`design/flow/config.mk`:
```
export PLATFORM = sky130hd
export DESIGN_NAME = mul_A
export DESIGN_NICKNAME = mul_A
export VERILOG_FILES = /design/flow/design.v
export SDC_FILE = /design/flow/constraint.sdc
export NUM_CORES = 4
export LEC_CHECK = 0
export CAP_MARGIN = 20
export CORE_MARGIN = 2
export CORE_UTILIZATION = 68
export CTS_CLUSTER_DIAMETER = 51
export CTS_CLUSTER_SIZE = 33
export SETUP_SLACK_MARGIN = 0.82
export SLEW_MARGIN = 20
export TNS_END_PERCENT = 5
```
`design/flow/constraint.sdc`:
```
create_clock -name core_clock -period 2.96 [get_ports {CLK}]
set_input_delay 0.5920 -clock core_clock [delete_from_list [all_inputs] [get_ports {CLK}]]
set_output_delay 0.5920 -clock core_clock [all_outputs]
set_load 0.01 [all_outputs]
```
`design/flow/design.v`:
```
module mul_A (CLK, RESETn, a, b, y);
	parameter bw = 32;
	input [bw-1:0] a, b;
	input CLK;
	input RESETn;
	output [2*bw-1:0] y;
	reg [bw-1:0] a_pipe [bw-1:0];
	reg [bw-1:0] b_pipe [bw-1:0];
	reg [2*bw-1:0] partials [bw-1:0];
	genvar i, j;
	for(i=0; i<bw; i=i+1) begin : gen1
		always@(posedge CLK) begin
			if(!RESETn) begin
				a_pipe[i] <= 0;
				b_pipe[i] <= 0;
				partials[i] <= 0;
			end
			else begin
				if(i==0) begin
					a_pipe[i] <= a;
					b_pipe[i] <= b;
					partials[i] <=(a_pipe[i][i] ? b_pipe[i] << i : 0);
				end
				else begin
					a_pipe[i] <= a_pipe[i-1];
					b_pipe[i] <= b_pipe[i-1];
					partials[i] <=(a_pipe[i][i] ? b_pipe[i] << i : 0) + partials[i-1];
				end				
			end
		end
	end
	assign y = partials[bw-1];
endmodule
```
`design/flow/run.sh`:
```
#!/bin/bash
# the make line also repeats each setting of config.mk as NAME=value (left out here)
make -C /OpenROAD-flow-scripts/flow DESIGN_CONFIG=/design/flow/config.mk WORK_HOME=/design/flow/orfs CLKGATE_MAP_FILE= finish
```
==> Implementation_results.wiki, run 1 <==
== Metrics ==
{| class="wikitable"
! Metric !! Value
|-
| CP max stage delay || between 300 and 400 ps
|-
| Worst relative slew slack || 29.8%
|-
| Share of synthesized area spent on multiplexers || 0.342%
|-
| Outcome || complete, but fails checks
|-
| Detailed-route via count || 103000
|-
| Max-slew violation count || 0
|-
| Critical path startpoint || a_pipe[26][26]$_SDFF_PN0_
|-
| Cell area power density || 490 mW/mm2
|-
| Share of the synthesized area in the top cell type || ~46%
|-
| Num ports || about 130
|-
| Max Clock Freq || about 310 MHz
|-
| Syn Nets || between 15000 and 20000
|-
| FF-to-FF path depth || 14
|-
| Initial antenna violation count || 13
|-
| Worst Setup Start Kind || flip-flop
|-
| Vias in the first global route || 103000
|-
| Area after detailed placement || around 0.14 mm2
|-
| Hold worst-path end || partials[15][27]$_SDFF_PN0_
|-
| Number of maximum-capacitance violations || 0
|-
| Count of endpoints failing hold in the final timing report || 0
|-
| Library cells used by synthesis || ~98
|-
| DR iter-0 viols || 8074
|-
| Critical path data required time || ~3700 ps
|-
| Number of cells on the worst hold path || 2
|-
| Setup repair after global routing missed its margin || yes
|-
| Wire length per cell after detailed routing || 19.1 um
|-
| Max IR drop VDD || 0.712 mV
|-
| Wire length of the first global-routing pass || 527 mm
|-
| Clock insertion delay at the later pin of the skew report || 900 ps
|-
| Sequential group power || about 42 mW
|-
| Area share of fa/ha/maj cells after synthesis || 9.64%
|-
| Area share of and-or/or-and cells after synthesis || a little over an eighth
|-
| Syn_area_per_cell || 9.46 um2
|-
| Final Worst Setup Slack || -269 ps
|-
| Maximum number of pins on one net before global-route repair || roughly 190
|-
| Max Buffers Root-to-Sink || 3
|-
| Worst slack, placed || -542 ps
|-
| Sw power || a little under 20 mW
|-
| Count of library flops with an enable pin || 0
|-
| Category of the worst setup path capture point || flip-flop
|-
| Synthesized instance count || 14300
|-
| Grt total ovfl || 0
|-
| Ys flops || a little over 3000
|-
| Power consumed by combinational cells || between 1 and 1.5 mW
|-
| Power in the clock group || about 35 mW
|-
| Synth warn || 4
|-
| Clock tree root buffer cell || sky130_fd_sc_hd__clkbuf_16
|-
| Checks that blocked a clean result || negative setup slack
|-
| Post-synth area from yosys stat || about 0.14 mm2
|-
| Standby leakage power || between 70 and 80 nW
|-
| Post-synth ARST share || 0%
|-
| Area of the multi-input gates || ~0.075 mm2
|-
| Min-delay src || RESETn
|-
| Library cell contributing the largest single delay on the critical path || sky130_fd_sc_hd__dfxtp_4
|-
| Clock sinks || 3103
|-
| Post-route DRC || 0
|-
| Worst Path Arrival || ~4000 ps
|-
| Sequential cell area fraction in the yosys report || 46.0%
|-
| Largest delay share family, worst path || AND-OR/OR-AND gates
|-
| Std-Cell Rows || between 150 and 200
|-
| Final Critical Period || around 3200 ps
|-
| Number of hold buffers added after cts || 0
|-
| Top_reg_cell synth || sky130_fd_sc_hd__dfxtp_1
|-
| Die boundary height || 450 um
|-
| Warning total across the stage logs || about 67
|-
| Worst reg2reg endpoint || partials[26][56]$_SDFF_PN0_
|-
| Nets || around 16000
|-
| Largest family of logic cells by area || simple AND/OR/NAND/NOR gates
|-
| Overall die width || about 450 um
|-
| Post-route fraction of the period consumed by the critical path || 109%
|-
| Most frequent cells after synthesis || sky130_fd_sc_hd__and2_1, sky130_fd_sc_hd__dfxtp_1, sky130_fd_sc_hd__nor2_1, sky130_fd_sc_hd__ha_1, sky130_fd_sc_hd__a21oi_1
|-
| Kind of critical path || reg2reg
|-
| Die Footprint || 0.202 mm2
|-
| Final hold slack || 138 ps
|-
| XOR/XNOR Area Share || between 4 and 5%
|-
| Final core utilization || 80.6%
|-
| Clock-pin transition on the worst setup and hold timing paths || around 100 ps
|-
| Cell area after synthesis || around 0.14 mm2
|-
| Layout overhead on the synthesized area || 17.8%
|-
| Buffers & Inverters on Critical Path || 2
|-
| Synth area leader || sky130_fd_sc_hd__dfxtp_1
|-
| Yosys top cell by instances || sky130_fd_sc_hd__and2_1
|-
| Number of H-tree levels || 4
|-
| Portion of total power attributed to combinational logic || between 1 and 1.5%
|-
| Number of antenna-violating nets in the routed design || 0
|-
| Critical Path Fanout Max || 5
|-
| Filler instances || between 10000 and 15000
|-
| Drt pass-1 iters || 7
|-
| Ordered cell list for the critical path || buf_6 > and2_4 > ha_4 > fa_2 > a21o_1 > a22oi_2 > a211oi_2 > o311ai_2 > buf_4 > o21ai_2 > a31o_2 > a31oi_1 > xor2_1 > nor2_1
|-
| Setup total negative slack || -13020 ps
|-
| Transition time at the pin with the least slew margin || 1050 ps
|-
| Portion of total power attributed to the clock network || 44.8%
|-
| CTS buffer count || approximately 220
|-
| Core ar. || a little under 0.2 mm2
|-
| Critical path depth in cells || 14
|-
| Share of synthesized cell area in and, or, nand and nor gates || about a quarter
|-
| Sum of routed wire length over all layers || 340 mm
|-
| Number of standard cells reported by yosys || ~14000
|-
| Average vias per placed instance || slightly below 6
|-
| Footprint of the flip-flops and latches || around 0.062 mm2
|-
| Clock tree from TritonCTS || done
|-
| Leading power group || sequential cells
|-
| Gpl congestion || 0.958
|-
| FF-to-FF setup slack || -270 ps
|-
| Worst Clk Skew || 56.3 ps
|-
| Worst reg2reg startpoint || a_pipe[26][26]$_SDFF_PN0_
|-
| Switching part of the total power || roughly 25%
|-
| Int Power || approximately 59 mW
|-
| Initial Utilization || 68.4%
|-
| # setup viols final || ~160
|-
| Count of input and output buffers || around 130
|-
| Final Instance Area || 0.159 mm2
|-
| Half-perimeter wire length of the detailed placement result || ~220 mm
|-
| GRT Total Usage || 31.2%
|-
| Worst min-delay path class || in2reg
|-
| Worst Setup EP || partials[26][56]$_SDFF_PN0_
|-
| Largest cells by area || sky130_fd_sc_hd__dfxtp_1, sky130_fd_sc_hd__and2_1, sky130_fd_sc_hd__ha_1
|-
| Portion of total power attributed to sequential cells || 53.7%
|}
stage by stage:
step	std cells	power, mW
floorplan	14300	43.6
finish	17800	78.0
global placement	17200	43.9
detailed placement	17200	44.0
global route	17800	80.2
CTS	17700	78.3
metal layers:
layer  share of wire [%]  track usage, %  vias to the layer above  routed length, um
li1                    -               -                    49800                  -
met1                  42            39.5                    49400             144000
met2                  49            54.7                     3185             167000
met3                 4.6            3.67                      913              15500
met4                 3.8            11.1                        2              12800
met5              0.0038               0                        -                 13
area by class of cell:
cell class              count  area share (%)
multi-input cells       10400            47.2
flip-flops and latches   3103            39.1
repair buffers           1031            5.61
clock buffers             231            3.56
well taps                2640            2.08
clock inverters           187            1.92
inverters                 225           0.535
diodes                      9          0.0142
what timing repair did:
action / in CTS / in global routing
gates resized: 407 / 582
gates cloned: 5 / 4
setup buffers: 109 / 79
endpoints found under the setup margin: 868 / 903
pin swaps: 192 / 227
==> run 2, diff against run 1 <==
- ABC_AREA: default -> 0
- CAP_MARGIN: 20 -> 40
- CELL_PAD_IN_SITES_DETAIL_PLACEMENT: default -> 0
- CELL_PAD_IN_SITES_GLOBAL_PLACEMENT: default -> 0
- CORE_ASPECT_RATIO: default -> 0.88
- CORE_UTILIZATION: 68 -> 72
- CTS_CLUSTER_DIAMETER: 51 -> 27
- CTS_CLUSTER_SIZE: 33 -> 14
- GPL_TIMING_DRIVEN: default -> 1
- HOLD_SLACK_MARGIN: default -> -0.09
- MAX_ROUTING_LAYER: default -> met5
- PLACE_DENSITY_LB_ADDON: default -> 0.19
- SETUP_SLACK_MARGIN: 0.82 -> 0.6
- TNS_END_PERCENT: 5 -> 50
- clock period: 2.96 -> 2.49 ns (I/O delays scaled with it)
==> run 2 against run 1 <==
  * The flow now stops in clock tree synthesis (4_1_cts)
  * Synthesized cell count stayed put
  * Area after synthesis stayed put
  * Die area down 5.5%
==> Implementation_results.wiki, run 2 <==
=== Physical design figures ===
{| class="wikitable"
! Metric !! Value
|-
| Outcome || aborted with a tool error
|-
| Exit stage || clock tree synthesis (4_1_cts)
|-
| First error message || [ERROR DPL-0038] Utilization greater than 100%, impossible to legalize
|-
| Syn_area_per_cell || 9.46 um2 (unchanged)
|-
| Area share of fa/ha/maj cells after synthesis || 9.64% (unchanged)
|-
| Number of standard cells reported by yosys || 14300 (unchanged)
|-
| Ys flops || 3103 (unchanged)
|-
| Share of synthesized area spent on multiplexers || 0.342% (unchanged)
|-
| Count of library flops with an enable pin || 0 (unchanged)
|-
| Core ar. || 0.187 mm2 (-5.3%)
|-
| Post-synth area from yosys stat || 0.135 mm2 (unchanged)
|-
| Area share of and-or/or-and cells after synthesis || 13.1% (unchanged)
|-
| Synthesized instance count || 14300 (unchanged)
|-
| XOR/XNOR Area Share || 4.66% (unchanged)
|-
| Gpl congestion || 0.946 (-1.3%)
|-
| Sequential cell area fraction in the yosys report || 46.0% (unchanged)
|-
| Count of input and output buffers || 129 (unchanged)
|-
| Cell area after synthesis || 0.135 mm2 (unchanged)
|-
| Syn Nets || 15400 (unchanged)
|-
| Top_reg_cell synth || sky130_fd_sc_hd__dfxtp_1
|-
| Initial Utilization || 72.2% (+3.8 points)
|-
| Yosys top cell by instances || sky130_fd_sc_hd__and2_1
|-
| Share of the synthesized area in the top cell type || 46.0% (unchanged)
|-
| Half-perimeter wire length of the detailed placement result || 250 mm (+12%)
|-
| Die Footprint || 0.191 mm2 (-5.5%)
|-
| Num ports || 130 (unchanged)
|-
| Most frequent cells after synthesis || sky130_fd_sc_hd__and2_1, sky130_fd_sc_hd__dfxtp_1, sky130_fd_sc_hd__nor2_1, sky130_fd_sc_hd__ha_1, sky130_fd_sc_hd__a21oi_1
|-
| Std-Cell Rows || 149 (-8.6%)
|-
| Library cells used by synthesis || 98 (unchanged)
|-
| Die boundary height || 410 um (-8.8%)
|-
| Synth warn || 4 (unchanged)
|-
| Overall die width || 466 um (+3.6%)
|-
| Share of synthesized cell area in and, or, nand and nor gates || 24.1% (unchanged)
|-
| Synth area leader || sky130_fd_sc_hd__dfxtp_1
|-
| Post-synth ARST share || 0% (unchanged)
|-
| Largest family of logic cells by area || simple AND/OR/NAND/NOR gates
|-
| Largest cells by area || sky130_fd_sc_hd__dfxtp_1, sky130_fd_sc_hd__and2_1, sky130_fd_sc_hd__ha_1
|}
==> run 2: metrics by stage <==
stage	instances	util, %	hold slack (ps)	cell area [um2]	worst slack [ps]
floorplan	14300	-	412	141000	-412
global placement	18300	84.2	413	157000	-683
detailed placement	18300	84.2	417	157000	-713
==> run 3, diff against run 2 <==
- CAP_MARGIN: 40 -> 20
- CELL_PAD_IN_SITES_DETAIL_PLACEMENT: 0 -> 1
- CORE_ASPECT_RATIO: 0.88 -> 1.81
- CORE_MARGIN: 2 -> 10
- CORE_UTILIZATION: 72 -> 34
- CTS_CLUSTER_DIAMETER: 27 -> default
- CTS_CLUSTER_SIZE: 14 -> default
- HOLD_SLACK_MARGIN: -0.09 -> default
- SETUP_SLACK_MARGIN: 0.6 -> 0.52
- clock period: 2.49 -> 3.15 ns (I/O delays scaled with it)
==> run 3 against run 2 <==
  * Area after synthesis unchanged
  * The layout now fails its checks (negative setup slack)
  * Synthesized cell count did not move
  * Die area is 120% higher
==> Implementation_results.wiki, run 3 <==
== Metrics ==
{| class="wikitable"
! Metric !! Value
|-
| Library cells used by synthesis || 98 (unchanged)
|-
| Category of the worst setup path capture point || flip-flop
|-
| Num ports || 130 (unchanged)
|-
| Synthesized instance count || 14300 (unchanged)
|-
| Share of the synthesized area in the top cell type || 46.0% (unchanged)
|-
| Sequential cell area fraction in the yosys report || 46.0% (unchanged)
|-
| Number of hold buffers added after cts || 0
|-
| Critical Path Fanout Max || 8
|-
| Most frequent cells after synthesis || sky130_fd_sc_hd__and2_1, sky130_fd_sc_hd__dfxtp_1, sky130_fd_sc_hd__nor2_1, sky130_fd_sc_hd__ha_1, sky130_fd_sc_hd__a21oi_1
|-
| Final Instance Area || between 0.15 and 0.2 mm2
|-
| Min-delay src || RESETn
|-
| Buffers & Inverters on Critical Path || 2
|-
| Clock tree root buffer cell || sky130_fd_sc_hd__clkbuf_16
|-
| Warning total across the stage logs || approximately 50
|-
| Worst min-delay path class || in2reg
|-
| Global routing's busiest layer || met2
|-
| Vias in the first global route || between 100k and 150k
|-
| Synth area leader || sky130_fd_sc_hd__dfxtp_1
|-
| Worst Clk Skew || 39.5 ps
|-
| Number of maximum-capacitance violations || 0
|-
| Setup total negative slack || -166 ps
|-
| Gpl congestion || 0.870 (-8.0%)
|-
| Grt total ovfl || 0
|-
| Largest family of logic cells by area || simple AND/OR/NAND/NOR gates
|-
| Clock insertion delay at the later pin of the skew report || around 910 ps
|-
| Syn_area_per_cell || 9.46 um2 (unchanged)
|-
| Kind of critical path || reg2reg
|-
| Ordered cell list for the critical path || buf_12 > and2_4 > ha_4 > buf_6 > fa_2 > a21o_1 > nand4_1 > o2111ai_2 > and3_4 > or3_4 > a22o_4 > a31oi_4 > xor2_1 > nor2_1
|-
| Worst Path Arrival || 3990 ps
|-
| Share of synthesized area spent on multiplexers || 0.342% (unchanged)
|-
| Max Clock Freq || approximately 310 MHz
|-
| Clock tree from TritonCTS || done
|-
| Critical path depth in cells || 14
|-
| M2 GR Usage || 37.2%
|-
| Number of standard cells reported by yosys || 14300 (unchanged)
|-
| CP max stage delay || 410 ps
|-
| Ys flops || 3103 (unchanged)
|-
| Critical path data required time || roughly 4000 ps
|-
| Cell area power density || 451 mW/mm2
|-
| Critical path startpoint || a_pipe[11][11]$_SDFF_PN0_
|-
| Worst slack, placed || -687 ps (+26.3 ps)
|-
| Final Worst Setup Slack || -46.2 ps
|-
| Portion of total power attributed to sequential cells || 50.1%
|-
| Yosys top cell by instances || sky130_fd_sc_hd__and2_1
|-
| DR iter-0 viols || approximately 3000
|-
| Sum of routed wire length over all layers || between 300 and 400 mm
|-
| Count of library flops with an enable pin || 0 (unchanged)
|-
| Die boundary height || 868 um (+110%)
|-
| Largest delay share family, worst path || simple AND/OR/NAND/NOR gates
|-
| Post-route DRC || 0
|-
| Std-Cell Rows || 311 (+110%)
|-
| Cell area after synthesis || 0.135 mm2 (unchanged)
|-
| Overall die width || 488 um (+4.9%)
|-
| Area after detailed placement || 0.149 mm2 (-5.2%)
|-
| Number of H-tree levels || 5
|-
| Max IR drop VDD || approximately 0.45 mV
|-
| Nets || about 17000
|-
| Number of antenna-violating nets in the routed design || 0
|-
| FF-to-FF path depth || 14
|-
| Worst Setup Start Kind || flip-flop
|-
| Area share of and-or/or-and cells after synthesis || 13.1% (unchanged)
|-
| Worst reg2reg endpoint || partials[11][35]$_SDFF_PN0_
|-
| Library cell contributing the largest single delay on the critical path || sky130_fd_sc_hd__or3_4
|-
| Sequential group power || 39.5 mW
|-
| Switching part of the total power || between 20% and 30%
|-
| Die Footprint || 0.424 mm2 (+120%)
|-
| Power consumed by combinational cells || ~1.2 mW
|-
| Share of synthesized cell area in and, or, nand and nor gates || 24.1% (unchanged)
|-
| Standby leakage power || 76.0 nW
|-
| Int Power || a little over 60 mW
|-
| Core ar. || 0.396 mm2 (+110%)
|-
| Wire length per cell after detailed routing || around 19 um
|-
| Portion of total power attributed to combinational logic || 1.5%
|-
| FF-to-FF setup slack || -50 ps
|-
| Detailed-route via count || around 100k
|-
| Checks that blocked a clean result || negative setup slack
|-
| Routing usage on met3 || about 1.9%
|-
| Wire length of the first global-routing pass || roughly 600 mm
|-
| GRT Total Usage || between 10% and 20%
|-
| Clock sinks || around 3100
|-
| Final Critical Period || between 3000 and 4000 ps
|-
| Post-synth ARST share || 0% (unchanged)
|-
| Final hold slack || 237 ps
|-
| Average vias per placed instance || roughly 4.9
|-
| Portion of total power attributed to the clock network || between 40 and 50%
|-
| Syn Nets || 15400 (unchanged)
|-
| Post-route fraction of the period consumed by the critical path || 101%
|-
| Worst Setup EP || partials[11][35]$_SDFF_PN0_
|-
| Count of endpoints failing hold in the final timing report || 0
|-
| Power in the clock group || roughly 38 mW
|-
| Maximum number of pins on one net before global-route repair || about 210
|-
| Worst reg2reg startpoint || a_pipe[11][11]$_SDFF_PN0_
|-
| Max Buffers Root-to-Sink || 4
|-
| Layout overhead on the synthesized area || 29.5%
|-
| Initial Utilization || 34.1% (-38 points)
|-
| Setup repair after global routing missed its margin || yes
|-
| Hold worst-path end || partials[30][23]$_SDFF_PN0_
|-
| Top_reg_cell synth || sky130_fd_sc_hd__dfxtp_1
|-
| Transition time at the pin with the least slew margin || 1450 ps
|-
| Synth warn || 4 (unchanged)
|-
| Met1 usage || between 10% and 20%
|-
| Number of cells on the worst hold path || 2
|-
| Worst relative slew slack || 3.23%
|-
| Max-slew violation count || 0
|-
| Leading power group || sequential cells
|-
| Post-synth area from yosys stat || 0.135 mm2 (unchanged)
|-
| XOR/XNOR Area Share || 4.66% (unchanged)
|-
| Largest cells by area || sky130_fd_sc_hd__dfxtp_1, sky130_fd_sc_hd__and2_1, sky130_fd_sc_hd__ha_1
|-
| Initial antenna violation count || 35
|-
| Half-perimeter wire length of the detailed placement result || 282 mm (+13%)
|-
| # setup viols final || 8
|-
| Area share of fa/ha/maj cells after synthesis || 9.64% (unchanged)
|-
| Outcome || complete, but fails checks
|-
| Count of input and output buffers || 129 (unchanged)
|-
| CTS buffer count || between 300 and 400
|-
| Clock-pin transition on the worst setup and hold timing paths || roughly 70 ps
|-
| Final core utilization || 44.1%
|-
| Sw power || 16.8 mW
|-
| Drt pass-1 iters || 5
|}
run 3: per-stage QoR:
stage	power, mW	cells
final	78.8	21000
after global routing	81.7	21000
after CTS	80.0	20700
after detailed placement	41.5	19900
after global placement	41.5	19900
after floorplan	40.9	14300
run 3: cell type report:
class | count | area [um2]
repair buffers | 1461 | 13400
diodes | 142 | 355
clock inverters | 115 | 1310
inverters | 225 | 852
clock buffers | 440 | 9140
well taps | 5164 | 6460
fillers | 43800 | 221000
multi-input cells | 10400 | 81100
flip-flops and latches | 3103 | 62200
run 3: what timing repair did:
action                     4_1_cts  5_1_grt
setup endpoints to repair      625      613
pin swaps                      416      657
cloned                          13       19
resized                        954     1158
setup buffers                  161      228
run 3: routing by layer:
| metal | wire length (um) | up-vias |
|---|---|---|
| li1 | - | 50900 |
| met2 | 233000 | 1348 |
| met1 | 129000 | 50600 |
| met4 | 28900 | 4 |
| met3 | 9120 | 998 |
| met5 | 28 | - |
==> run 4, diff against run 3 <==
- ABC_AREA: 0 -> 1
- CELL_PAD_IN_SITES_DETAIL_PLACEMENT: 1 -> default
- CELL_PAD_IN_SITES_GLOBAL_PLACEMENT: 0 -> default
- CORE_ASPECT_RATIO: 1.81 -> default
- CORE_MARGIN: 10 -> 2
- CORE_UTILIZATION: 34 -> 72
- CTS_CLUSTER_DIAMETER: default -> 234
- CTS_CLUSTER_SIZE: default -> 98
- GPL_TIMING_DRIVEN: 1 -> default
- MAX_ROUTING_LAYER: met5 -> default
- PLACE_DENSITY_LB_ADDON: 0.19 -> default
- SETUP_SLACK_MARGIN: 0.52 -> 0.37
- TNS_END_PERCENT: 50 -> default
- clock period: 3.15 -> 1.45 ns (I/O delays scaled with it)
==> run 4 against run 3 <==
  * The flow now stops in global routing (5_1_grt)
  * Area after synthesis rose by 23%
  * Synthesized cell count rose by 86%
  * Die area fell by 45%
==> Implementation_results.wiki, run 4 <==
=== Physical design figures ===
{| class="wikitable"
! Metric !! Value
|-
| Exit stage || global routing (5_1_grt)
|-
| Synthesized instance count || 26600 (+86%)
|-
| Cell area after synthesis || 0.166 mm2 (+23%)
|-
| Die Footprint || 0.235 mm2 (-45%)
|-
| Count of input and output buffers || 129 (unchanged)
|-
| Core ar. || 0.230 mm2 (-42%)
|-
| Post-synth area from yosys stat || 0.166 mm2 (+23%)
|-
| Clock sinks || 3103 (unchanged)
|-
| Yosys top cell by instances || sky130_fd_sc_hd__nand2_1
|-
| Area share of and-or/or-and cells after synthesis || 6.01% (-7.1 points)
|-
| Gpl congestion || 1.07 (+23%)
|-
| Share of the synthesized area in the top cell type || 37.3% (-8.7 points)
|-
| Count of library flops with an enable pin || 0 (unchanged)
|-
| Overall die width || 485 um (-0.76%)
|-
| Synth warn || 4 (unchanged)
|-
| Syn_area_per_cell || 6.26 um2 (-34%)
|-
| Largest cells by area || sky130_fd_sc_hd__dfxtp_1, sky130_fd_sc_hd__nand2_1, sky130_fd_sc_hd__inv_1
|-
| Post-synth ARST share || 0% (unchanged)
|-
| Std-Cell Rows || 176 (-43%)
|-
| Sequential cell area fraction in the yosys report || 37.3% (-8.7 points)
|-
| Share of synthesized area spent on multiplexers || 0% (-0.34 points)
|-
| Library cells used by synthesis || 32 (-67%)
|-
| Share of synthesized cell area in and, or, nand and nor gates || 32.7% (+8.6 points)
|-
| Number of standard cells reported by yosys || 26600 (+86%)
|-
| Number of H-tree levels || 2 (-3)
|-
| XOR/XNOR Area Share || 0.163% (-4.5 points)
|-
| Die boundary height || 485 um (-44%)
|-
| Outcome || aborted with a tool error
|-
| First error message || [ERROR GRT-0232] Routing congestion too high. Check the congestion heatmap in the GUI.
|-
| Largest family of logic cells by area || simple AND/OR/NAND/NOR gates
|-
| Num ports || 130 (unchanged)
|-
| GRT Total Usage || a little over four fifths
|-
| Clock tree root buffer cell || sky130_fd_sc_hd__clkbuf_16
|-
| Grt total ovfl || about 2700
|-
| Area share of fa/ha/maj cells after synthesis || 7.82% (-1.8 points)
|-
| Placed cells || 32200 (+62%)
|-
| Most frequent cells after synthesis || sky130_fd_sc_hd__nand2_1, sky130_fd_sc_hd__inv_1, sky130_fd_sc_hd__dfxtp_1, sky130_fd_sc_hd__nor2_1, sky130_fd_sc_hd__a21oi_1
|-
| Top_reg_cell synth || sky130_fd_sc_hd__dfxtp_1
|-
| Syn Nets || 27700 (+80%)
|-
| Max Buffers Root-to-Sink || 3 (-1)
|-
| Worst slack, placed || -703 ps (-15.6 ps)
|-
| Ys flops || 3103 (unchanged)
|-
| Half-perimeter wire length of the detailed placement result || 443 mm (+57%)
|-
| Initial Utilization || 72.4% (+38 points)
|-
| CTS buffer count || 37 (-88%)
|-
| Synth area leader || sky130_fd_sc_hd__dfxtp_1
|}
[run 4: through the flow]
step	hold WS [ps]	cell area (um2)	setup TNS [ps]
floorplan	388	179000	-166310
global placement	391	205000	-402360
detailed placement	395	205000	-472210
CTS	11.6	209000	-534650
[run 4: metal layers]
layer  GRT usage, %  GRT overflow
met1           82.6           148
met2           97.6          1465
met3           74.9           217
met4           82.4           858
met5           61.0            37
[run 4: repair_timing]
item,4_1_cts
setup buffers,46
gates resized,627
pin swaps,139
cloned,8
setup endpoints to repair,1085
endpoints found under the hold margin,208
hold buffers,89
==> run 5, diff against run 4 <==
- ABC_AREA: 1 -> 0
- CAP_MARGIN: 20 -> 5
- CELL_PAD_IN_SITES_DETAIL_PLACEMENT: default -> 0
- CELL_PAD_IN_SITES_GLOBAL_PLACEMENT: default -> 0
- CORE_ASPECT_RATIO: default -> 0.5
- CORE_UTILIZATION: 72 -> 67
- CTS_CLUSTER_DIAMETER: 234 -> default
- CTS_CLUSTER_SIZE: 98 -> default
- GPL_TIMING_DRIVEN: default -> 1
- MAX_ROUTING_LAYER: default -> met5
- PLACE_DENSITY: default -> 0.57
- SETUP_SLACK_MARGIN: 0.37 -> 0.74
- TNS_END_PERCENT: default -> 5
- clock period: 1.45 -> 2.57 ns (I/O delays scaled with it)
==> run 5 against run 4 <==
  * The layout now fails its checks (negative setup slack)
  * Die area fell by 13%
  * Synthesized cell count fell by 46%
  * Area after synthesis fell by 19%
==> Implementation_results.wiki, run 5 <==
== Metrics ==
{| class="wikitable"
! Metric !! Value
|-
| Largest family of logic cells by area || simple AND/OR/NAND/NOR gates
|-
| Ys flops || 3103 (unchanged)
|-
| # setup viols final || 517
|-
| Post-route fraction of the period consumed by the critical path || 121%
|-
| Post-route DRC || 0
|-
| Portion of total power attributed to the clock network || a little under half
|-
| Worst min-delay path class || in2reg
|-
| Count of endpoints failing hold in the final timing report || 0
|-
| Power in the clock group || about 42 mW
|-
| Most frequent cells after synthesis || sky130_fd_sc_hd__and2_1, sky130_fd_sc_hd__dfxtp_1, sky130_fd_sc_hd__nor2_1, sky130_fd_sc_hd__ha_1, sky130_fd_sc_hd__a21oi_1
|-
| Sequential cell area fraction in the yosys report || 46.0% (+8.7 points)
|-
| Std-Cell Rows || 116 (-34%)
|-
| Number of H-tree levels || 5 (+3)
|-
| Worst reg2reg startpoint || a_pipe[13][13]$_SDFF_PN0_
|-
| Setup repair after global routing missed its margin || yes
|-
| CP max stage delay || between 300 and 400 ps
|-
| Share of the synthesized area in the top cell type || 46.0% (+8.7 points)
|-
| Initial antenna violation count || 20
|-
| Vias in the first global route || between 100k and 150k
|-
| Share of synthesized cell area in and, or, nand and nor gates || 24.1% (-8.6 points)
|-
| Clock-pin transition on the worst setup and hold timing paths || 70 ps
|-
| Nets || between 15000 and 20000
|-
| Number of antenna-violating nets in the routed design || 0
|-
| Final Critical Period || 3110 ps
|-
| Worst Clk Skew || around 54 ps
|-
| Switching part of the total power || approximately a fifth
|-
| Cell area power density || approximately 540 mW/mm2
|-
| Portion of total power attributed to sequential cells || 52.7%
|-
| Count of input and output buffers || 129 (unchanged)
|-
| Largest delay share family, worst path || simple AND/OR/NAND/NOR gates
|-
| Maximum number of pins on one net before global-route repair || about 210
|-
| Die Footprint || 0.205 mm2 (-13%)
|-
| Clock sinks || 3103 (unchanged)
|-
| Clock tree from TritonCTS || done
|-
| Category of the worst setup path capture point || flip-flop
|-
| Number of cells on the worst hold path || 2
|-
| Syn Nets || 15400 (-44%)
|-
| Critical path data required time || 3260 ps
|-
| Layout overhead on the synthesized area || 25.5%
|-
| Worst slack, placed || -828 ps (-125 ps)
|-
| Final Worst Setup Slack || -536 ps
|-
| Hold worst-path end || a_pipe[15][30]$_SDFF_PN0_
|-
| DR iter-0 viols || a little over 8000
|-
| Wire length of the first global-routing pass || between 500 and 600 mm
|-
| Int Power || ~72 mW
|-
| Synth area leader || sky130_fd_sc_hd__dfxtp_1
|-
| Library cell contributing the largest single delay on the critical path || sky130_fd_sc_hd__dfxtp_4
|-
| Checks that blocked a clean result || negative setup slack
|-
| Portion of total power attributed to combinational logic || under 10%
|-
| Number of standard cells reported by yosys || 14300 (-46%)
|-
| Library cells used by synthesis || 98 (+210%)
|-
| Worst Setup Start Kind || flip-flop
|-
| Wire length per cell after detailed routing || 18.4 um
|-
| Sw power || about 19 mW
|-
| Outcome || complete, but fails checks
|-
| Number of maximum-capacitance violations || 0
|-
| Num ports || 130 (unchanged)
|-
| Leading power group || sequential cells
|-
| Non-Filler Instances || around 19000
|-
| Max Buffers Root-to-Sink || 4 (+1)
|-
| Placed cells || 18700 (-42%)
|-
| Worst Path Arrival || 3800 ps
|-
| Die boundary height || 321 um (-34%)
|-
| Worst Setup EP || partials[13][32]$_SDFF_PN0_
|-
| Total power || about 92 mW
|-
| Max Clock Freq || about 320 MHz
|-
| Area share of fa/ha/maj cells after synthesis || 9.64% (+1.8 points)
|-
| Half-perimeter wire length of the detailed placement result || 239 mm (-46%)
|-
| Power consumed by combinational cells || about 1.4 mW
|-
| FF-to-FF setup slack || -540 ps
|-
| Critical Path Fanout Max || 5
|-
| Drt pass-1 iters || 7
|-
| Ordered cell list for the critical path || buf_6 > and2_4 > buf_6 > ha_4 > a21oi_4 > o21bai_4 > nor4_4 > nand4bb_4 > nand4_1 > buf_4 > buf_6 > buf_6 > buf_6 > buf_6 > a31oi_4 > xor2_1 > nor2_1
|-
| Sum of routed wire length over all layers || between 300 and 400 mm
|-
| Critical path depth in cells || 17
|-
| Area share of and-or/or-and cells after synthesis || 13.1% (+7.1 points)
|-
| Worst reg2reg endpoint || partials[13][32]$_SDFF_PN0_
|-
| GRT Total Usage || about 33%
|-
| Cell area after synthesis || 0.135 mm2 (-19%)
|-
| Min-delay src || RESETn
|-
| Kind of critical path || reg2reg
|-
| Synth warn || 4 (unchanged)
|-
| Final hold slack || approximately 110 ps
|-
| XOR/XNOR Area Share || 4.66% (+4.5 points)
|-
| Max-slew violation count || 0
|-
| FF-to-FF path depth || 17
|-
| Yosys top cell by instances || sky130_fd_sc_hd__and2_1
|-
| Final core utilization || 84.7%
|-
| Average vias per placed instance || around 5.6
|-
| Warning total across the stage logs || about 50
|-
| Post-synth area from yosys stat || 0.135 mm2 (-19%)
|-
| Synthesized instance count || 14300 (-46%)
|-
| Worst relative slew slack || between 30% and 40%
|-
| Count of library flops with an enable pin || 0 (unchanged)
|-
| Sequential group power || 48.3 mW
|-
| Critical path startpoint || a_pipe[13][13]$_SDFF_PN0_
|-
| Post-synth ARST share || 0% (unchanged)
|-
| Core ar. || 0.200 mm2 (-13%)
|-
| Buffers & Inverters on Critical Path || 7
|-
| Overall die width || 639 um (+32%)
|-
| Clock insertion delay at the later pin of the skew report || 850 ps
|-
| Initial Utilization || 67.5% (-4.9 points)
|-
| Top_reg_cell synth || sky130_fd_sc_hd__dfxtp_1
|-
| Standby leakage power || approximately 80 nW
|-
| Largest cells by area || sky130_fd_sc_hd__dfxtp_1, sky130_fd_sc_hd__and2_1, sky130_fd_sc_hd__ha_1
|-
| CTS buffer count || 271 (+630%)
|-
| Max IR drop VDD || 0.521 mV
|-
| Syn_area_per_cell || 9.46 um2 (+51%)
|-
| Grt total ovfl || 0
|-
| Gpl congestion || 0.962 (-9.8%)
|-
| Library cell appearing most often on the critical path || sky130_fd_sc_hd__buf_6
|-
| Clock tree root buffer cell || sky130_fd_sc_hd__clkbuf_16
|-
| Transition time at the pin with the least slew margin || a little over 900 ps
|-
| Detailed-route via count || around 110k
|-
| Share of synthesized area spent on multiplexers || 0.342% (+0.34 points)
|}
## run 5: metrics by stage
step | setup TNS (ps) | area (um2)
3_3_place_gp | -157220 | 155000
4_1_cts | -116420 | 167000
5_1_grt | -187330 | 170000
3_5_place_dp | -188810 | 155000
2_1_floorplan | -25120 | 136000
6_report | -120830 | 170000
## run 5: layer usage
layer	GRT usage [%]	wire [um]	part of all wire [%]
met1	43.1	157000	44
met2	54.4	164000	46
met3	4.29	18000	5.1
met4	12.7	15800	4.4
met5	0	16	0.0045
## run 5: area by class of cell
type | count | area, um2
Antenna cell | 25 | 62.6
Clock buffer | 368 | 7780
Clock inverter | 111 | 1270
Fill cell | 11200 | 30600
Inverter | 225 | 852
Multi-Input combinational cell | 10400 | 74500
Sequential cell | 3103 | 62200
Tap cell | 2655 | 3320
Timing Repair Buffer | 2431 | 19500
## run 5: what timing repair did
| action | 4_1_cts | 5_1_grt |
|---|---|---|
| cloned | 2 | 5 |
| endpoints found under the setup margin | 970 | 982 |
| hold buffers | 0 | 0 |
| setup buffers | 78 | 70 |
| gates resized | 424 | 413 |
| pin swaps | 237 | 214 |
==> run 6, diff against run 5 <==
- ABC_AREA: 0 -> default
- CAP_MARGIN: 5 -> 20
- CELL_PAD_IN_SITES_DETAIL_PLACEMENT: 0 -> default
- CELL_PAD_IN_SITES_GLOBAL_PLACEMENT: 0 -> default
- CORE_ASPECT_RATIO: 0.5 -> default
- CORE_UTILIZATION: 67 -> 72
- CTS_CLUSTER_DIAMETER: default -> 97
- CTS_CLUSTER_SIZE: default -> 33
- GPL_TIMING_DRIVEN: 1 -> default
- MAX_ROUTING_LAYER: met5 -> default
- PLACE_DENSITY: 0.57 -> 0.65
- SETUP_SLACK_MARGIN: 0.74 -> 1.02
- TNS_END_PERCENT: 5 -> default
- clock period: 2.57 -> 3.55 ns (I/O delays scaled with it)
==> run 6 against run 5 <==
  * The run now fails in global routing (5_1_grt)
  * Die area shrank 7.0%
  * Synthesized cell count is the same
  * Area after synthesis is the same
==> Implementation_results.wiki, run 6 <==
=== Physical design figures ===
{| class="wikitable"
! Metric !! Value
|-
| Outcome || aborted with a tool error
|-
| Exit stage || global routing (5_1_grt)
|-
| Count of input and output buffers || 129 (unchanged)
|-
| Half-perimeter wire length of the detailed placement result || 218 mm (-8.7%)
|-
| Share of the synthesized area in the top cell type || 46.0% (unchanged)
|-
| CTS buffer count || 110 (-59%)
|-
| Sequential cell area fraction in the yosys report || 46.0% (unchanged)
|-
| Yosys top cell by instances || sky130_fd_sc_hd__and2_1
|-
| Die boundary height || 437 um (+36%)
|-
| Max Buffers Root-to-Sink || 3 (-1)
|-
| Largest family of logic cells by area || simple AND/OR/NAND/NOR gates
|-
| Count of library flops with an enable pin || 0 (unchanged)
|-
| Clock tree root buffer cell || sky130_fd_sc_hd__clkbuf_16
|-
| Synthesized instance count || 14300 (unchanged)
|-
| Share of synthesized area spent on multiplexers || 0.342% (unchanged)
|-
| Library cells used by synthesis || 98 (unchanged)
|-
| Overall die width || 437 um (-32%)
|-
| Post-synth area from yosys stat || 0.135 mm2 (unchanged)
|-
| Gpl congestion || 0.948 (-1.5%)
|-
| Synth area leader || sky130_fd_sc_hd__dfxtp_1
|-
| Post-synth ARST share || 0% (unchanged)
|-
| Number of standard cells reported by yosys || 14300 (unchanged)
|-
| XOR/XNOR Area Share || 4.66% (unchanged)
|-
| Number of hold buffers added after cts || 0 (unchanged)
|-
| Most frequent cells after synthesis || sky130_fd_sc_hd__and2_1, sky130_fd_sc_hd__dfxtp_1, sky130_fd_sc_hd__nor2_1, sky130_fd_sc_hd__ha_1, sky130_fd_sc_hd__a21oi_1
|-
| Num ports || 130 (unchanged)
|-
| Area share of fa/ha/maj cells after synthesis || 9.64% (unchanged)
|-
| Largest cells by area || sky130_fd_sc_hd__dfxtp_1, sky130_fd_sc_hd__and2_1, sky130_fd_sc_hd__ha_1
|-
| Worst slack, placed || 57.7 ps (+886 ps)
|-
| Syn Nets || 15400 (unchanged)
|-
| Initial Utilization || 72.7% (+5.2 points)
|-
| Std-Cell Rows || 158 (+36%)
|-
| Area share of and-or/or-and cells after synthesis || 13.1% (unchanged)
|-
| Number of H-tree levels || 3 (-2)
|-
| Syn_area_per_cell || 9.46 um2 (unchanged)
|-
| Die Footprint || 0.191 mm2 (-7.0%)
|-
| Synth warn || 4 (unchanged)
|-
| Clock sinks || 3103 (unchanged)
|-
| Share of synthesized cell area in and, or, nand and nor gates || 24.1% (unchanged)
|-
| Top_reg_cell synth || sky130_fd_sc_hd__dfxtp_1
|-
| Core ar. || 0.186 mm2 (-7.2%)
|-
| Ys flops || 3103 (unchanged)
|-
| Cell area after synthesis || 0.135 mm2 (unchanged)
|}
run 6: per-stage QoR:
| step | instance area, um2 | hold slack, ps | instances |
|---|---|---|---|
| after floorplan | 138000 | 412 | 14300 |
| after global placement | 141000 | 413 | 16400 |
| after detailed placement | 141000 | 417 | 16400 |
| after CTS | 159000 | 250 | 17300 |
run 6: what timing repair did:
item,4_1_cts
cloned,10
gates resized,1863
buffers inserted,727
endpoints found under the setup margin,659
pin swaps,1067
==> run 7, diff against run 6 <==
- ABC_AREA: default -> 0
- CELL_PAD_IN_SITES_DETAIL_PLACEMENT: default -> 0
- CELL_PAD_IN_SITES_GLOBAL_PLACEMENT: default -> 0
- CORE_ASPECT_RATIO: default -> 1.81
- CORE_UTILIZATION: 72 -> 69
- CTS_CLUSTER_DIAMETER: 97 -> default
- CTS_CLUSTER_SIZE: 33 -> default
- GPL_TIMING_DRIVEN: default -> 1
- MAX_ROUTING_LAYER: default -> met5
- PLACE_DENSITY: 0.65 -> default
- PLACE_DENSITY_LB_ADDON: default -> 0.19
- SETUP_SLACK_MARGIN: 1.02 -> 0.52
- TNS_END_PERCENT: default -> 50
- clock period: 3.55 -> 2.49 ns (I/O delays scaled with it)
==> run 7 against run 6 <==
  * The flow again stops in global routing (5_1_grt)
  * Die area increased by 4.4%
  * Area after synthesis is the same
  * Synthesized cell count unchanged
==> Implementation_results.wiki, run 7 <==
=== Physical design figures ===
{| class="wikitable"
! Metric !! Value
|-
| Half-perimeter wire length of the detailed placement result || 304 mm (+39%)
|-
| Share of the synthesized area in the top cell type || 46.0% (unchanged)
|-
| Die Footprint || 0.199 mm2 (+4.4%)
|-
| Area share of and-or/or-and cells after synthesis || 13.1% (unchanged)
|-
| Initial Utilization || 69.4% (-3.3 points)
|-
| Largest family of logic cells by area || simple AND/OR/NAND/NOR gates
|-
| Post-synth ARST share || 0% (unchanged)
|-
| Count of library flops with an enable pin || 0 (unchanged)
|-
| Number of standard cells reported by yosys || 14300 (unchanged)
|-
| First error message || [ERROR GRT-0116] Global routing finished with congestion. Check the congestion regions in the DRC Viewer.
|-
| Max Buffers Root-to-Sink || 4 (+1)
|-
| Synth area leader || sky130_fd_sc_hd__dfxtp_1
|-
| Cell area after synthesis || 0.135 mm2 (unchanged)
|-
| Overall die width || 333 um (-24%)
|-
| Library cells used by synthesis || 98 (unchanged)
|-
| Ys flops || 3103 (unchanged)
|-
| Std-Cell Rows || 218 (+38%)
|-
| Share of synthesized cell area in and, or, nand and nor gates || 24.1% (unchanged)
|-
| Syn Nets || 15400 (unchanged)
|-
| XOR/XNOR Area Share || 4.66% (unchanged)
|-
| Core ar. || 0.195 mm2 (+4.8%)
|-
| Most frequent cells after synthesis || sky130_fd_sc_hd__and2_1, sky130_fd_sc_hd__dfxtp_1, sky130_fd_sc_hd__nor2_1, sky130_fd_sc_hd__ha_1, sky130_fd_sc_hd__a21oi_1
|-
| Largest cells by area || sky130_fd_sc_hd__dfxtp_1, sky130_fd_sc_hd__and2_1, sky130_fd_sc_hd__ha_1
|-
| Grt total ovfl || between 3000 and 4000
|-
| Synthesized instance count || 14300 (unchanged)
|-
| Sequential cell area fraction in the yosys report || 46.0% (unchanged)
|-
| GRT Total Usage || approximately 73%
|-
| Yosys top cell by instances || sky130_fd_sc_hd__and2_1
|-
| Gpl congestion || 1.01 (+6.6%)
|-
| Synth warn || 4 (unchanged)
|-
| Area after detailed placement || 0.159 mm2 (+13%)
|-
| Exit stage || global routing (5_1_grt)
|-
| Syn_area_per_cell || 9.46 um2 (unchanged)
|-
| Clock tree root buffer cell || sky130_fd_sc_hd__clkbuf_16
|-
| Placed cells || 18600 (+13%)
|-
| Area share of fa/ha/maj cells after synthesis || 9.64% (unchanged)
|-
| Count of input and output buffers || 129 (unchanged)
|-
| Num ports || 130 (unchanged)
|-
| Die boundary height || 599 um (+37%)
|-
| Clock sinks || 3103 (unchanged)
|-
| Post-synth area from yosys stat || 0.135 mm2 (unchanged)
|-
| Outcome || aborted with a tool error
|-
| CTS buffer count || 273 (+150%)
|-
| Share of synthesized area spent on multiplexers || 0.342% (unchanged)
|-
| Worst slack, placed || -922 ps (-980 ps)
|-
| Number of H-tree levels || 5 (+2)
|-
| Top_reg_cell synth || sky130_fd_sc_hd__dfxtp_1
|}
## run 7: timing repair
item                                    in CTS
hold buffers                                 0
pin swaps                                  631
gates cloned                                 4
setup buffers                              391
hold endpoints to repair                     0
resized                                   1135
endpoints found under the setup margin     960
## run 7: per-layer routing
layer,GRT overflow,GRT usage (%)
met5,10,30.4
met4,893,78.3
met3,115,53.1
met2,2175,97.4
met1,122,67.8
## run 7: through the flow
stage | util [%] | hold WS, ps
2_1_floorplan | - | 412
3_3_place_gp | 81.7 | 413
3_5_place_dp | 81.7 | 417
4_1_cts | 91.0 | 75.2
==> run 8, diff against run 7 <==
- ABC_AREA: 0 -> default
- CELL_PAD_IN_SITES_DETAIL_PLACEMENT: 0 -> default
- CELL_PAD_IN_SITES_GLOBAL_PLACEMENT: 0 -> default
- CORE_ASPECT_RATIO: 1.81 -> default
- CORE_UTILIZATION: 69 -> 72
- CTS_CLUSTER_DIAMETER: default -> 390
- CTS_CLUSTER_SIZE: default -> 100
- GPL_TIMING_DRIVEN: 1 -> default
- MAX_ROUTING_LAYER: met5 -> default
- PLACE_DENSITY: default -> 0.39
- PLACE_DENSITY_LB_ADDON: 0.19 -> default
- SETUP_SLACK_MARGIN: 0.52 -> default
- TNS_END_PERCENT: 50 -> default
- clock period: 2.49 -> 2.68 ns (I/O delays scaled with it)
==> run 8 against run 7 <==
  * The flow again stops in global routing (5_1_grt)
  * Area after synthesis unchanged
  * Die area down 4.2%
  * Synthesized cell count unchanged
==> Implementation_results.wiki, run 8 <==
=== Physical design figures ===
{| class="wikitable"
! Metric !! Value
|-
| Post-synth area from yosys stat || 0.135 mm2 (unchanged)
|-
| Largest cells by area || sky130_fd_sc_hd__dfxtp_1, sky130_fd_sc_hd__and2_1, sky130_fd_sc_hd__ha_1
|-
| Sequential cell area fraction in the yosys report || 46.0% (unchanged)
|-
| Die boundary height || 437 um (-27%)
|-
| Clock sinks || 3103 (unchanged)
|-
| Num ports || 130 (unchanged)
|-
| Syn Nets || 15400 (unchanged)
|-
| Count of library flops with an enable pin || 0 (unchanged)
|-
| Post-synth ARST share || 0% (unchanged)
|-
| Half-perimeter wire length of the detailed placement result || 238 mm (-22%)
|-
| Number of standard cells reported by yosys || 14300 (unchanged)
|-
| Synth warn || 4 (unchanged)
|-
| Area share of fa/ha/maj cells after synthesis || 9.64% (unchanged)
|-
| Share of the synthesized area in the top cell type || 46.0% (unchanged)
|-
| Initial Utilization || 72.7% (+3.3 points)
|-
| Top_reg_cell synth || sky130_fd_sc_hd__dfxtp_1
|-
| Area share of and-or/or-and cells after synthesis || 13.1% (unchanged)
|-
| Gpl congestion || 0.943 (-6.6%)
|-
| Overall die width || 437 um (+31%)
|-
| CTS buffer count || 37 (-86%)
|-
| Max Buffers Root-to-Sink || 3 (-1)
|-
| Number of H-tree levels || 2 (-3)
|-
| Syn_area_per_cell || 9.46 um2 (unchanged)
|-
| Yosys top cell by instances || sky130_fd_sc_hd__and2_1
|-
| Die Footprint || 0.191 mm2 (-4.2%)
|-
| Synth area leader || sky130_fd_sc_hd__dfxtp_1
|-
| Count of input and output buffers || 129 (unchanged)
|-
| Exit stage || global routing (5_1_grt)
|-
| Clock tree root buffer cell || sky130_fd_sc_hd__clkbuf_16
|-
| Share of synthesized cell area in and, or, nand and nor gates || 24.1% (unchanged)
|-
| Ys flops || 3103 (unchanged)
|-
| Largest family of logic cells by area || simple AND/OR/NAND/NOR gates
|-
| Most frequent cells after synthesis || sky130_fd_sc_hd__and2_1, sky130_fd_sc_hd__dfxtp_1, sky130_fd_sc_hd__nor2_1, sky130_fd_sc_hd__ha_1, sky130_fd_sc_hd__a21oi_1
|-
| XOR/XNOR Area Share || 4.66% (unchanged)
|-
| Synthesized instance count || 14300 (unchanged)
|-
| Share of synthesized area spent on multiplexers || 0.342% (unchanged)
|-
| Outcome || aborted with a tool error
|-
| Core ar. || 0.186 mm2 (-4.6%)
|-
| Library cells used by synthesis || 98 (unchanged)
|-
| Cell area after synthesis || 0.135 mm2 (unchanged)
|-
| Std-Cell Rows || 158 (-28%)
|}
[run 8: stage by stage]
| step | cells | setup slack (ps) | cell area [um2] | util (%) | TNS, ps |
|---|---|---|---|---|---|
| 2_1_floorplan | 14300 | -223 | 136000 | - | -1540 |
| 3_3_place_gp | 17900 | -634 | 151000 | 81.1 | -77170 |
| 3_5_place_dp | 17900 | -689 | 151000 | 81.1 | -119270 |
| 4_1_cts | 18400 | -493 | 164000 | 88.0 | -37400 |
[run 8: repair_timing]
item / CTS
endpoints found under the setup margin: 518
endpoints found under the hold margin: 1
buffers inserted: 405
resized: 1659
pin swaps: 897
gates cloned: 21
hold buffers: 1
==> run 9, diff against run 8 <==
- CTS_CLUSTER_DIAMETER: 390 -> default
- CTS_CLUSTER_SIZE: 100 -> 41
- PLACE_DENSITY: 0.39 -> default
- SETUP_SLACK_MARGIN: default -> 0.48
- clock period: 2.68 -> 3.64 ns (I/O delays scaled with it)
==> run 9 against run 8 <==
  * Synthesized cell count did not move
  * The layout now fails its checks (negative setup slack)
  * Area after synthesis is the same
  * Die area unchanged
==> Implementation_results.wiki, run 9 <==
== Metrics ==
{| class="wikitable"
! Metric !! Value
|-
| Max Buffers Root-to-Sink || 4 (+1)
|-
| Synth area leader || sky130_fd_sc_hd__dfxtp_1
|-
| Share of synthesized cell area in and, or, nand and nor gates || 24.1% (unchanged)
|-
| Grt total ovfl || 0
|-
| Sequential cell area fraction in the yosys report || 46.0% (unchanged)
|-
| Final hold slack || a little under 300 ps
|-
| Maximum number of pins on one net before global-route repair || between 200 and 300
|-
| Largest family of logic cells by area || simple AND/OR/NAND/NOR gates
|-
| Clock-pin transition on the worst setup and hold timing paths || around 70 ps
|-
| Sw power || around 15 mW
|-
| Worst Setup EP || partials[1][32]$_SDFF_PN0_
|-
| Worst Clk Skew || roughly 88 ps
|-
| Post-route fraction of the period consumed by the critical path || 107%
|-
| Kind of critical path || reg2reg
|-
| Critical path data required time || ~4500 ps
|-
| Clock insertion delay at the later pin of the skew report || 1000 ps
|-
| Clock tree root buffer cell || sky130_fd_sc_hd__clkbuf_16
|-
| DR iter-0 viols || slightly above 10000
|-
| Die boundary height || 437 um (unchanged)
|-
| Half-perimeter wire length of the detailed placement result || 217 mm (-9.1%)
|-
| Transition time at the pin with the least slew margin || between 1000 and 1500 ps
|-
| Portion of total power attributed to combinational logic || ~1.3%
|-
| Count of library flops with an enable pin || 0 (unchanged)
|-
| FF-to-FF path depth || 12
|-
| Sequential group power || 34.1 mW
|-
| Worst Path Arrival || about 4700 ps
|-
| GRT Total Usage || about a third
|-
| Initial Utilization || 72.7% (unchanged)
|-
| Hold worst-path end || partials[18][31]$_SDFF_PN0_
|-
| Count of endpoints failing hold in the final timing report || 0
|-
| Largest delay share family, worst path || AND-OR/OR-AND gates
|-
| Layout overhead on the synthesized area || 14.7%
|-
| Number of hold buffers added after cts || 0 (-1)
|-
| Num ports || 130 (unchanged)
|-
| Yosys top cell by instances || sky130_fd_sc_hd__and2_1
|-
| Gpl congestion || 0.964 (+2.1%)
|-
| Portion of total power attributed to the clock network || 49.3%
|-
| Worst min-delay path class || in2reg
|-
| Post-synth ARST share || 0% (unchanged)
|-
| Total power || approximately 69 mW
|-
| Syn_area_per_cell || 9.46 um2 (unchanged)
|-
| Max IR drop VDD || between 0.5 and 0.6 mV
|-
| Setup repair after global routing missed its margin || yes
|-
| Area share of and-or/or-and cells after synthesis || 13.1% (unchanged)
|-
| Int Power || 54.5 mW
|-
| Portion of total power attributed to sequential cells || roughly 49%
|-
| CP max stage delay || between 600 and 700 ps
|-
| XOR/XNOR Area Share || 4.66% (unchanged)
|-
| Ordered cell list for the critical path || buf_12 > and2_1 > ha_4 > o21ai_2 > o21ai_2 > nand4_1 > a211oi_4 > o31a_1 > a21oi_4 > a31oi_2 > xnor2_1 > nor2_1
|-
| Wire length of the first global-routing pass || 534 mm
|-
| Final Critical Period || around 4000 ps
|-
| Library cell appearing most often on the critical path || sky130_fd_sc_hd__o21ai_2
|-
| # setup viols final || 7
|-
| Post-route DRC || 0
|-
| Library cell contributing the largest single delay on the critical path || sky130_fd_sc_hd__nand4_1
|-
| Worst reg2reg endpoint || partials[1][32]$_SDFF_PN0_
|-
| Detailed-route via count || approximately 110k
|-
| Switching part of the total power || between 20% and 30%
|-
| Worst reg2reg startpoint || a_pipe[1][1]$_SDFF_PN0_
|-
| CTS buffer count || 317 (+760%)
|-
| Number of H-tree levels || 5 (+3)
|-
| Top_reg_cell synth || sky130_fd_sc_hd__dfxtp_1
|-
| Standby leakage power || about 70 nW
|-
| Share of the synthesized area in the top cell type || 46.0% (unchanged)
|-
| Nets || 15600
|-
| Setup total negative slack || -1120 ps
|-
| Power in the clock group || ~34 mW
|-
| Leading power group || sequential cells
|-
| FF-to-FF setup slack || -260 ps
|-
| Number of standard cells reported by yosys || 14300 (unchanged)
|-
| Average vias per placed instance || between 6 and 7
|-
| Std-Cell Rows || 158 (unchanged)
|-
| Number of antenna-violating nets in the routed design || 0
|-
| Most frequent cells after synthesis || sky130_fd_sc_hd__and2_1, sky130_fd_sc_hd__dfxtp_1, sky130_fd_sc_hd__nor2_1, sky130_fd_sc_hd__ha_1, sky130_fd_sc_hd__a21oi_1
|-
| Wire length per cell after detailed routing || 21.2 um
|-
| Final Worst Setup Slack || -264 ps
|-
| Vias in the first global route || approximately 100k
|-
| Core ar. || 0.186 mm2 (unchanged)
|-
| Number of maximum-capacitance violations || 0
|-
| Max-slew violation count || 0
|-
| Sum of routed wire length over all layers || 366 mm
|-
| Cell area power density || 447 mW/mm2
|-
| Outcome || complete, but fails checks
|-
| Largest cells by area || sky130_fd_sc_hd__dfxtp_1, sky130_fd_sc_hd__and2_1, sky130_fd_sc_hd__ha_1
|-
| Share of synthesized area spent on multiplexers || 0.342% (unchanged)
|-
| Syn Nets || 15400 (unchanged)
|-
| Count of input and output buffers || 129 (unchanged)
|-
| Power consumed by combinational cells || 0.915 mW
|-
| Drt pass-1 iters || 9
|-
| Die Footprint || 0.191 mm2 (unchanged)
|-
| Worst relative slew slack || 21.0%
|-
| Initial antenna violation count || 19
|-
| Library cells used by synthesis || 98 (unchanged)
|-
| Clock tree from TritonCTS || done
|-
| Max Clock Freq || roughly 260 MHz
|-
| Number of cells on the worst hold path || 3
|-
| Worst Setup Start Kind || flip-flop
|-
| Category of the worst setup path capture point || flip-flop
|-
| Overall die width || 437 um (unchanged)
|-
| Buffers & Inverters on Critical Path || 1
|-
| Checks that blocked a clean result || negative setup slack
|-
| Area share of fa/ha/maj cells after synthesis || 9.64% (unchanged)
|-
| Clock sinks || 3103 (unchanged)
|-
| Warning total across the stage logs || approximately 67
|-
| Ys flops || 3103 (unchanged)
|-
| Post-synth area from yosys stat || 0.135 mm2 (unchanged)
|-
| Critical path depth in cells || 12
|-
| Cell area after synthesis || 0.135 mm2 (unchanged)
|-
| Min-delay src || RESETn
|-
| Critical Path Fanout Max || 16
|-
| Critical path startpoint || a_pipe[1][1]$_SDFF_PN0_
|-
| Synthesized instance count || 14300 (unchanged)
|-
| Synth warn || 4 (unchanged)
|}
## run 9: timing repair
action | 4_1_cts | 5_1_grt
pin swaps | 89 | 264
setup buffers | 56 | 115
setup endpoints to repair | 286 | 328
resized | 260 | 496
gates cloned | 3 | 13
## run 9: per-stage QoR
step	worst slack, ps	cell area (um2)	cells	util (%)
after floorplan	488	135000	14300	-
after global placement	131	139000	16500	74.8
after detailed placement	-117	139000	16500	74.8
after CTS	369	151000	17100	81.4
after global routing	-173	155000	17300	83.4
final	-264	155000	17300	83.4
## run 9: final cells by class
class	count	area, um2
tap	2480	3100
clock buffer	417	8980
clock inverter	138	1850
fill	10100	30900
antenna	26	65.1
sequential	3103	62200
multi-input combinational	10400	73100
timing repair buffer	477	4750
inverter	225	852
## run 9: routing by layer
metal  up-vias  global-route usage [%]  wire length [um]
met5         -                       0                80
li1      48900                       -                 -
met2      4941                    58.5            175000
met4        14                    15.4             21600
met3      1583                    4.54             23800
met1     50100                    41.7            146000
==> run 10, diff against run 9 <==
- CORE_UTILIZATION: 72 -> 31
- CTS_CLUSTER_SIZE: 41 -> default
- SETUP_SLACK_MARGIN: 0.48 -> default
- clock period: 3.64 -> 7.71 ns (I/O delays scaled with it)
==> run 10 against run 9 <==
  * Now clean on timing, DRC and antenna
  * Sequential power decreased by 53%
  * Clock-buffer cell count rose by 5
  * Total power decreased by 54%
  * Critical path depth shrank 1
  * Clock power down 55%
  * First-iteration DRC count shrank 52%
  * Routed wire length is 22% lower
  * Final cell count up 17%
  * Non-clock buffer count shrank 311
  * Critical endpoint is now partials[31][58]$_SDFF_PN0_
  * Global-route usage is 21 points lower
==> Implementation_results.wiki, run 10 <==
== Metrics ==
{| class="wikitable"
! Metric !! Value
|-
| Number of maximum-capacitance violations || 0 (unchanged)
|-
| Wire length per cell after detailed routing || 14.1 um (-34%)
|-
| Most frequent cells after synthesis || sky130_fd_sc_hd__and2_1, sky130_fd_sc_hd__dfxtp_1, sky130_fd_sc_hd__nor2_1, sky130_fd_sc_hd__ha_1, sky130_fd_sc_hd__a21oi_1
|-
| Post-route DRC || 0 (unchanged)
|-
| Drt pass-1 iters || 5 (-4)
|-
| Clock-pin transition on the worst setup and hold timing paths || 60 ps (about the same)
|-
| GRT Total Usage || 12.6% (-21 points)
|-
| Cell area power density || 210 mW/mm2 (-53%)
|-
| Worst min-delay path class || reg2reg
|-
| Core ar. || 0.434 mm2 (+130%)
|-
| Leading power group || sequential cells
|-
| Standby leakage power || 68.2 nW (-3.0%)
|-
| Max IR drop VDD || 0.156 mV (-72%)
|-
| Std-Cell Rows || 242 (+53%)
|-
| Max Buffers Root-to-Sink || 4 (unchanged)
|-
| Setup total negative slack || 0 ps (+1120 ps)
|-
| Category of the worst setup path capture point || flip-flop
|-
| Switching part of the total power || 20.6% (-0.63 points)
|-
| Ys flops || 3103 (unchanged)
|-
| Overall die width || 664 um (+52%)
|-
| Share of synthesized area spent on multiplexers || 0.342% (unchanged)
|-
| Critical path depth in cells || 11 (-1)
|-
| Nets || 15300 (-2.1%)
|-
| Worst Path Arrival || 5050 ps (+330 ps)
|-
| Power consumed by combinational cells || about 0.38 mW
|-
| Clock tree from TritonCTS || done
|-
| Buffers & Inverters on Critical Path || 0 (-1)
|-
| Half-perimeter wire length of the detailed placement result || 203 mm (-6.2%)
|-
| Portion of total power attributed to the clock network || 48.5% (-0.8 points)
|-
| Transition time at the pin with the least slew margin || 1160 ps (-26.0 ps)
|-
| Min-delay src || a_pipe[0][26]$_SDFF_PN0_
|-
| Syn_area_per_cell || 9.46 um2 (unchanged)
|-
| Layout overhead on the synthesized area || 12.9%
|-
| Kind of critical path || reg2reg
|-
| Post-synth area from yosys stat || 0.135 mm2 (unchanged)
|-
| Top_reg_cell synth || sky130_fd_sc_hd__dfxtp_1
|-
| Clock sinks || 3103 (unchanged)
|-
| Clock insertion delay at the later pin of the skew report || 880 ps (-120 ps)
|-
| Warning total across the stage logs || 66 (-1.5%)
|-
| Hold worst-path end || a_pipe[1][26]$_SDFF_PN0_
|-
| Library cell contributing the largest single delay on the critical path || sky130_fd_sc_hd__dfxtp_1
|-
| Maximum number of pins on one net before global-route repair || 284 (+2.5%)
|-
| DR iter-0 viols || 4882 (-52%)
|-
| Sw power || 6.59 mW (-55%)
|-
| CP max stage delay || 870 ps (+250 ps)
|-
| Number of hold buffers added after cts || 0 (unchanged)
|-
| Share of the synthesized area in the top cell type || 46.0% (unchanged)
|-
| FF-to-FF setup slack || 3460 ps (+3720 ps)
|-
| Setup repair after global routing missed its margin || no
|-
| Final Worst Setup Slack || 3460 ps (+3720 ps)
|-
| Clock tree root buffer cell || sky130_fd_sc_hd__clkbuf_16
|-
| Library cells used by synthesis || 98 (unchanged)
|-
| Sequential cell area fraction in the yosys report || 46.0% (unchanged)
|-
| Buffers inserted by post-CTS timing repair || 0 (-100%)
|-
| Count of cells resized by post-cts repair || 0 (-100%)
|-
| Worst slack, placed || 3470 ps (+3590 ps)
|-
| Count of library flops with an enable pin || 0 (unchanged)
|-
| Ordered cell list for the critical path || and2_1 > ha_1 > a21o_1 > a21oi_1 > o211ai_1 > a211oi_1 > nor3_1 > o31ai_2 > a21oi_1 > a41oi_1 > mux2i_1
|-
| CTS buffer count || 308 (-2.8%)
|-
| Gpl congestion || 0.859 (-11%)
|-
| Share of synthesized cell area in and, or, nand and nor gates || 24.1% (unchanged)
|-
| Average vias per placed instance || 4.57 (-25%)
|-
| Die boundary height || 664 um (+52%)
|-
| Worst Setup Start Kind || flip-flop
|-
| Power in the clock group || 15.5 mW (-55%)
|-
| Largest family of logic cells by area || simple AND/OR/NAND/NOR gates
|-
| Area share of and-or/or-and cells after synthesis || 13.1% (unchanged)
|-
| Num ports || 130 (unchanged)
|-
| Critical path startpoint || a_pipe[31][31]$_SDFF_PN0_
|-
| FF-to-FF path depth || 11 (-1)
|-
| Final Critical Period || 4250 ps (+349 ps)
|-
| Max Clock Freq || 235 MHz (-8.2%)
|-
| Synth warn || 4 (unchanged)
|-
| Number of cells on the worst hold path || 1 (-2)
|-
| Critical path data required time || 8510 ps (+4060 ps)
|-
| Worst reg2reg endpoint || partials[31][58]$_SDFF_PN0_
|-
| Count of endpoints failing hold in the final timing report || 0 (unchanged)
|-
| Die Footprint || 0.441 mm2 (+130%)
|-
| Portion of total power attributed to combinational logic || 1.2% (about the same)
|-
| Count of input and output buffers || 129 (unchanged)
|-
| Worst relative slew slack || 22.8% (+1.8 points)
|-
| Worst reg2reg startpoint || a_pipe[31][31]$_SDFF_PN0_
|-
| Syn Nets || 15400 (unchanged)
|-
| Final core utilization || 35.1% (-48 points)
|-
| Outcome || finished clean
|-
| Initial Utilization || 31.1% (-42 points)
|-
| Largest delay share family, worst path || AND-OR/OR-AND gates
|-
| Portion of total power attributed to sequential cells || 50.3% (+0.9 points)
|-
| Vias in the first global route || 90000 (-13%)
|-
| Int Power || 25.4 mW (-53%)
|-
| Post-synth ARST share || 0% (unchanged)
|-
| Grt total ovfl || 0 (unchanged)
|-
| Detailed-route via count || 92400 (-12%)
|-
| Total power || 32.0 mW (-54%)
|-
| Worst Clk Skew || 66.2 ps (-21.9 ps)
|-
| Post-route fraction of the period consumed by the critical path || 55.2% (-52 points)
|-
| Library cell appearing most often on the critical path || sky130_fd_sc_hd__a21oi_1
|-
| Yosys top cell by instances || sky130_fd_sc_hd__and2_1
|-
| Number of H-tree levels || 5 (unchanged)
|-
| # setup viols final || 0 (-7)
|-
| XOR/XNOR Area Share || 4.66% (unchanged)
|-
| Number of standard cells reported by yosys || 14300 (unchanged)
|-
| Sum of routed wire length over all layers || 285 mm (-22%)
|-
| Sequential group power || 16.1 mW (-53%)
|-
| Synth area leader || sky130_fd_sc_hd__dfxtp_1
|-
| Number of antenna-violating nets in the routed design || 0 (unchanged)
|-
| Synthesized instance count || 14300 (unchanged)
|-
| Critical Path Fanout Max || 32 (+16)
|-
| Max-slew violation count || 0 (unchanged)
|-
| Worst Setup EP || partials[31][58]$_SDFF_PN0_
|-
| Area share of fa/ha/maj cells after synthesis || 9.64% (unchanged)
|-
| Cell area after synthesis || 0.135 mm2 (unchanged)
|-
| Largest cells by area || sky130_fd_sc_hd__dfxtp_1, sky130_fd_sc_hd__and2_1, sky130_fd_sc_hd__ha_1
|-
| Wire length of the first global-routing pass || 469 mm (-12%)
|-
| Initial antenna violation count || 7 (-12)
|}
run 10: per-layer routing:
layer / vias to the layer above / global-route usage (%) / wire [um]
li1: 48200 / - / -
met1: 42500 / 17.5 / 143000
met2: 1216 / 20.4 / 125000
met3: 439 / 1.50 / 8580
met4: 0 / 3.70 / 7710
met5: - / 0 / 0
run 10: stage by stage:
stage	hold slack (ps)	instances	cell area, um2
2_1_floorplan	412	14300	135000
3_3_place_gp	413	19600	142000
3_5_place_dp	417	19600	142000
4_1_cts	377	20200	152000
5_1_grt	384	20200	152000
6_report	378	20200	152000
run 10: cell type report:
cell class,count,area [um2]
tap,5734,7170
timing repair buffer,166,1700
inverter,225,852
clock inverter,125,1640
clock buffer,422,8910
antenna,23,57.6
sequential,3103,62100
multi-input combinational,10400,70000
fill,44400,282000
No activity file was given, so power comes from the tool's default toggle rates.
